// gemm_mem
module gemm_mem(
  input wire clk,
  input wire rst,
  input wire out_rdy,
  input wire v0__read_req_rdy,
  input wire [31:0] v0__read_resp,
  input wire v0__read_resp_vld,
  input wire v0__write_completion_vld,
  input wire v0__write_req_rdy,
  input wire [31:0] v0_in,
  input wire v0_in_vld,
  input wire v1__read_req_rdy,
  input wire [31:0] v1__read_resp,
  input wire v1__read_resp_vld,
  input wire v1__write_completion_vld,
  input wire v1__write_req_rdy,
  input wire [31:0] v1_in,
  input wire v1_in_vld,
  input wire [31:0] C_rd_data,
  output wire [31:0] out,
  output wire out_vld,
  output wire [3:0] v0__read_req,
  output wire v0__read_req_vld,
  output wire v0__read_resp_rdy,
  output wire v0__write_completion_rdy,
  output wire [35:0] v0__write_req,
  output wire v0__write_req_vld,
  output wire v0_in_rdy,
  output wire [3:0] v1__read_req,
  output wire v1__read_req_vld,
  output wire v1__read_resp_rdy,
  output wire v1__write_completion_rdy,
  output wire [35:0] v1__write_req,
  output wire v1__write_req_vld,
  output wire v1_in_rdy,
  output wire [3:0] C_rd_addr,
  output wire C_rd_en,
  output wire [3:0] C_wr_addr,
  output wire [31:0] C_wr_data,
  output wire C_wr_en
);
clock: 11.2 ns
lec_check: 0
abc_area: 1
cap_margin: 20
core_aspect_ratio: 0.96
core_margin: 2
core_utilization: 69
cts_cluster_diameter: 211
cts_cluster_size: 22
max_routing_layer: met4
setup_slack_margin: -0.67
slew_margin: 20
run.sh (not shown) runs the stock make flow with config.mk's settings and CLKGATE_MAP_FILE=.
The first run ran to the end with no violations.
Edit:
--- a/flow/config.mk
+++ b/flow/config.mk
@@ -11,7 +11,4 @@
 export CORE_MARGIN = 2
-export CORE_UTILIZATION = 69
-export CTS_CLUSTER_DIAMETER = 211
-export CTS_CLUSTER_SIZE = 22
+export CORE_UTILIZATION = 57
 export MAX_ROUTING_LAYER = met4
-export SETUP_SLACK_MARGIN = -0.67
 export SLEW_MARGIN = 20
==> flow/constraint.sdc (replaced) <==
create_clock -name core_clock -period 8.24 [get_ports {clk}]
set_input_delay 1.6480 -clock core_clock [delete_from_list [all_inputs] [get_ports {clk}]]
set_output_delay 1.6480 -clock core_clock [all_outputs]
set_load 0.01 [all_outputs]
Effect: Wire length is higher by 7.1%. Die size is higher by about 20%. Via count is lower by about 1.2%. Non-clock buffer count is higher by 34. Total power is higher by about 70%. Hold slack got worse by 4.8 ps. Sequential share of layout area is lower by 0.43 points.
Edit:
--- a/flow/config.mk
+++ b/flow/config.mk
@@ -9,5 +9,5 @@
 export CAP_MARGIN = 20
-export CORE_ASPECT_RATIO = 0.96
 export CORE_MARGIN = 2
-export CORE_UTILIZATION = 57
+export CORE_UTILIZATION = 68
+export CTS_CLUSTER_DIAMETER = 246
 export MAX_ROUTING_LAYER = met4
==> flow/constraint.sdc (replaced) <==
create_clock -name core_clock -period 5.43 [get_ports {clk}]
set_input_delay 1.0860 -clock core_clock [delete_from_list [all_inputs] [get_ports {clk}]]
set_output_delay 1.0860 -clock core_clock [all_outputs]
set_load 0.01 [all_outputs]
Result: The new run produced a layout that fails on negative setup slack; sequential share of layout area shrinks by 0.99 points; setup slack is worse by 2500 ps; clock-buffer cell count is lower by 1.

* * *

gemm_mem again, from the RTL that the note above started with.
## gemm_mem
module gemm_mem(
  input wire clk,
  input wire rst,
  input wire out_rdy,
  input wire v0__read_req_rdy,
  input wire [31:0] v0__read_resp,
  input wire v0__read_resp_vld,
  input wire v0__write_completion_vld,
  input wire v0__write_req_rdy,
  input wire [31:0] v0_in,
  input wire v0_in_vld,
  input wire v1__read_req_rdy,
  input wire [31:0] v1__read_resp,
  input wire v1__read_resp_vld,
  input wire v1__write_completion_vld,
  input wire v1__write_req_rdy,
  input wire [31:0] v1_in,
  input wire v1_in_vld,
  input wire [31:0] C_rd_data,
  output wire [31:0] out,
  output wire out_vld,
  output wire [3:0] v0__read_req,
  output wire v0__read_req_vld,
  output wire v0__read_resp_rdy,
  output wire v0__write_completion_rdy,
  output wire [35:0] v0__write_req,
  output wire v0__write_req_vld,
  output wire v0_in_rdy,
  output wire [3:0] v1__read_req,
  output wire v1__read_req_vld,
  output wire v1__read_resp_rdy,
  output wire v1__write_completion_rdy,
  output wire [35:0] v1__write_req,
  output wire v1__write_req_vld,
  output wire v1_in_rdy,
  output wire [3:0] C_rd_addr,
  output wire C_rd_en,
  output wire [3:0] C_wr_addr,
  output wire [31:0] C_wr_data,
  output wire C_wr_en
);
  function automatic [31:0] smul32b_32b_x_32b (input reg [31:0] lhs, input reg [31:0] rhs);
    reg signed [31:0] signed_lhs;
    reg signed [31:0] signed_rhs;
    reg signed [31:0] signed_result;
    begin
      signed_lhs = $signed(lhs);
      signed_rhs = $signed(rhs);
      signed_result = signed_lhs * signed_rhs;
      smul32b_32b_x_32b = $unsigned(signed_result);
    end
  endfunction
  wire [31:0] literal_11959 = 32'h0000_0000;
  wire [31:0] literal_11836 = 32'h0000_0000;
  wire [31:0] literal_11840 = 32'h0000_0000;
  wire [7:0] literal_11493;
  assign literal_11493 = {2'h0, 2'h3, 2'h2, 2'h1};
  reg ____for_5__last_iter_broke;
  reg ____for_4__last_iter_broke;
  reg ____for_2__last_iter_broke;
  reg ____for_3__last_iter_broke;
  reg [2:0] ____for_5_k;
  reg ____for_6__last_iter_broke;
  reg ____for_1__last_iter_broke;
  reg [2:0] ____for_4_j;
  reg [4:0] ____for_2__i;
  reg [2:0] ____for_3_i;
  reg [1:0] __this;
  reg [4:0] ____for_6__i;
  reg [4:0] ____for_1__i;
  reg [4:0] ____fsm_gemm_impl_state;
  reg ____fsm___for_5_loop_state_0;
  reg [4:0] p0_____fsm_gemm_impl_state__1;
  reg p0_____fsm___for_5_loop_state_0__1;
  ...
clock: 4.32 ns
lec_check: 0
abc_area: 1
cap_margin: 20
core_margin: 2
core_utilization: 68
setup_slack_margin: 1.22
slew_margin: 20
The starting point ran to the end with violations: negative setup slack.
==> next run, changes <==
ABC_AREA = not set   (was 1)
CORE_UTILIZATION = 40   (was 68)
SETUP_SLACK_MARGIN = not set   (was 1.22)
clock period = 9.0 ns   (was 4.32 ns; I/O delays follow)
=> The changed run finished clean. Cell count shrinks by 15%. Routed wire length shrinks by 40%. Cell area shrinks by 17%. Non-clock buffer count shrinks by 353. Setup slack gets better by 5.0 ns. Global-route usage shrinks by 20 points. First-iteration DRC count shrinks by 79%.
==> next run, changes <==
CAP_MARGIN = 35   (was 20)
CELL_PAD_IN_SITES_DETAIL_PLACEMENT = 1   (was not set)
CELL_PAD_IN_SITES_GLOBAL_PLACEMENT = 1   (was not set)
CORE_MARGIN = 4   (was 2)
CORE_UTILIZATION = 70   (was 40)
GPL_TIMING_DRIVEN = 0   (was not set)
SLEW_MARGIN = 30   (was 20)
With this change the flow ended with an error in global placement (3_3_place_gp).
Die area falls by 40%.
Synthesized cell count is unchanged.
Area after synthesis does not change.
==> next run, changes <==
CAP_MARGIN = 20   (was 35)
CELL_PAD_IN_SITES_GLOBAL_PLACEMENT = not set   (was 1)
SLEW_MARGIN = 20   (was 30)
Result: This time the run died in detailed placement (3_5_place_dp) on DPL-0033; synthesized cell count is unchanged; die size stays the same; area after synthesis does not change.
==> next run, changes <==
CAP_MARGIN = 5   (was 20)
CELL_PAD_IN_SITES_DETAIL_PLACEMENT = not set   (was 1)
CORE_MARGIN = 2   (was 4)
CORE_UTILIZATION = 40   (was 70)
GPL_ROUTABILITY_DRIVEN = 0   (was not set)
GPL_TIMING_DRIVEN = not set   (was 0)
HOLD_SLACK_MARGIN = 0.13   (was not set)
SETUP_SLACK_MARGIN = -0.45   (was not set)
TNS_END_PERCENT = 45   (was not set)
The changed run went through all stages and came out clean.
Area after synthesis does not change.
Synthesized cell count is unchanged.
Die size goes up by about 70%.

* * *

gemm_mem again, from the RTL that the note above started with.
==> flow/design.v (excerpt) <==
module gemm_mem(
  input wire clk,
  input wire rst,
  input wire out_rdy,
  input wire v0__read_req_rdy,
  input wire [31:0] v0__read_resp,
  input wire v0__read_resp_vld,
  input wire v0__write_completion_vld,
  input wire v0__write_req_rdy,
  input wire [31:0] v0_in,
  input wire v0_in_vld,
  input wire v1__read_req_rdy,
  input wire [31:0] v1__read_resp,
  input wire v1__read_resp_vld,
  input wire v1__write_completion_vld,
  input wire v1__write_req_rdy,
  input wire [31:0] v1_in,
  input wire v1_in_vld,
  input wire [31:0] C_rd_data,
  output wire [31:0] out,
  output wire out_vld,
  output wire [3:0] v0__read_req,
  output wire v0__read_req_vld,
  output wire v0__read_resp_rdy,
  output wire v0__write_completion_rdy,
  output wire [35:0] v0__write_req,
  output wire v0__write_req_vld,
  output wire v0_in_rdy,
  output wire [3:0] v1__read_req,
  output wire v1__read_req_vld,
  output wire v1__read_resp_rdy,
  output wire v1__write_completion_rdy,
  output wire [35:0] v1__write_req,
  output wire v1__write_req_vld,
  output wire v1_in_rdy,
  output wire [3:0] C_rd_addr,
  output wire C_rd_en,
  output wire [3:0] C_wr_addr,
  output wire [31:0] C_wr_data,
  output wire C_wr_en
);
Settings: LEC_CHECK=0, ABC_AREA=0, CAP_MARGIN=25, CELL_PAD_IN_SITES_DETAIL_PLACEMENT=2, CELL_PAD_IN_SITES_GLOBAL_PLACEMENT=1, CORE_ASPECT_RATIO=1.84, CORE_MARGIN=2, CORE_UTILIZATION=72, CTS_CLUSTER_DIAMETER=180, CTS_CLUSTER_SIZE=32, HOLD_SLACK_MARGIN=0.23, MAX_ROUTING_LAYER=met5, MIN_ROUTING_LAYER=met2, PLACE_DENSITY_LB_ADDON=0.27, SETUP_SLACK_MARGIN=2.01, SLEW_MARGIN=10, TNS_END_PERCENT=100; clock period 11.9 ns.
The first run aborted during global placement without I/O (3_1_place_gp_skip_io).
Change:
Settings changed: ABC_AREA 0 to not set, CAP_MARGIN 25 to 20, CELL_PAD_IN_SITES_DETAIL_PLACEMENT 2 to not set, CELL_PAD_IN_SITES_GLOBAL_PLACEMENT 1 to not set, CORE_ASPECT_RATIO 1.84 to not set, CORE_UTILIZATION 72 to 11, CTS_CLUSTER_DIAMETER 180 to not set, CTS_CLUSTER_SIZE 32 to not set, HOLD_SLACK_MARGIN 0.23 to not set, MAX_ROUTING_LAYER met5 to not set, MIN_ROUTING_LAYER met2 to not set, PLACE_DENSITY_LB_ADDON 0.27 to not set, SETUP_SLACK_MARGIN 2.01 to not set, SLEW_MARGIN 10 to 20, TNS_END_PERCENT 100 to not set.
Clock period 11.9 ns to 9.85 ns, I/O delays scaled along.
=> The changed run passed the timing, design-rule and antenna checks; die size is higher to 6.4 times its value; synthesized cell count does not change; area after synthesis stays the same.
Change:
Settings changed: CORE_UTILIZATION 11 to 40.
Clock period 9.85 ns to 7.78 ns, I/O delays scaled along.
Setup slack degrades by 1.7 ns.
Count of clock-buffer cells in the layout goes down by 2.
Maximum frequency goes up by 4.6%.
Via count goes down by 0.45%.
Die size goes down by 72%.
Change:
Clock period 7.78 ns to 13.4 ns, I/O delays scaled along.
After rerunning: The new run finished with timing, DRC and antenna clean. Wire length shrinks by 1.9%. Via count barely changes. Sequential share of layout area barely changes. Utilization fell by 0.25 points. Setup slack gains 4.2 ns. Final cell count came out lower by 0.41%. Design area came out lower by 0.51%. Synthesized cell count does not change.
Change:
Settings changed: GPL_ROUTABILITY_DRIVEN set to 0, HOLD_SLACK_MARGIN set to 0.13, SETUP_SLACK_MARGIN set to -0.45.
Clock period 13.4 ns to 9.0 ns, I/O delays scaled along.
Outcome: Core utilization stays flat; worst setup slack is worse by 3.4 ns; design area hardly moves; clock skew went down by 0.0087 ns.
Change:
Settings changed: ABC_AREA set to 0, CAP_MARGIN 20 to 5, CELL_PAD_IN_SITES_GLOBAL_PLACEMENT set to 1, CORE_UTILIZATION 40 to 67, GPL_ROUTABILITY_DRIVEN 0 to 1, HOLD_SLACK_MARGIN 0.13 to not set, SLEW_MARGIN 20 to 0, TNS_END_PERCENT set to 45.
The changed run did not get past global placement (3_3_place_gp), error GPL-0301.
Die area decreases by about 40%.
Synthesized cell count does not change.
Synthesized area is unchanged.
Power and IR drop assume default switching activity.
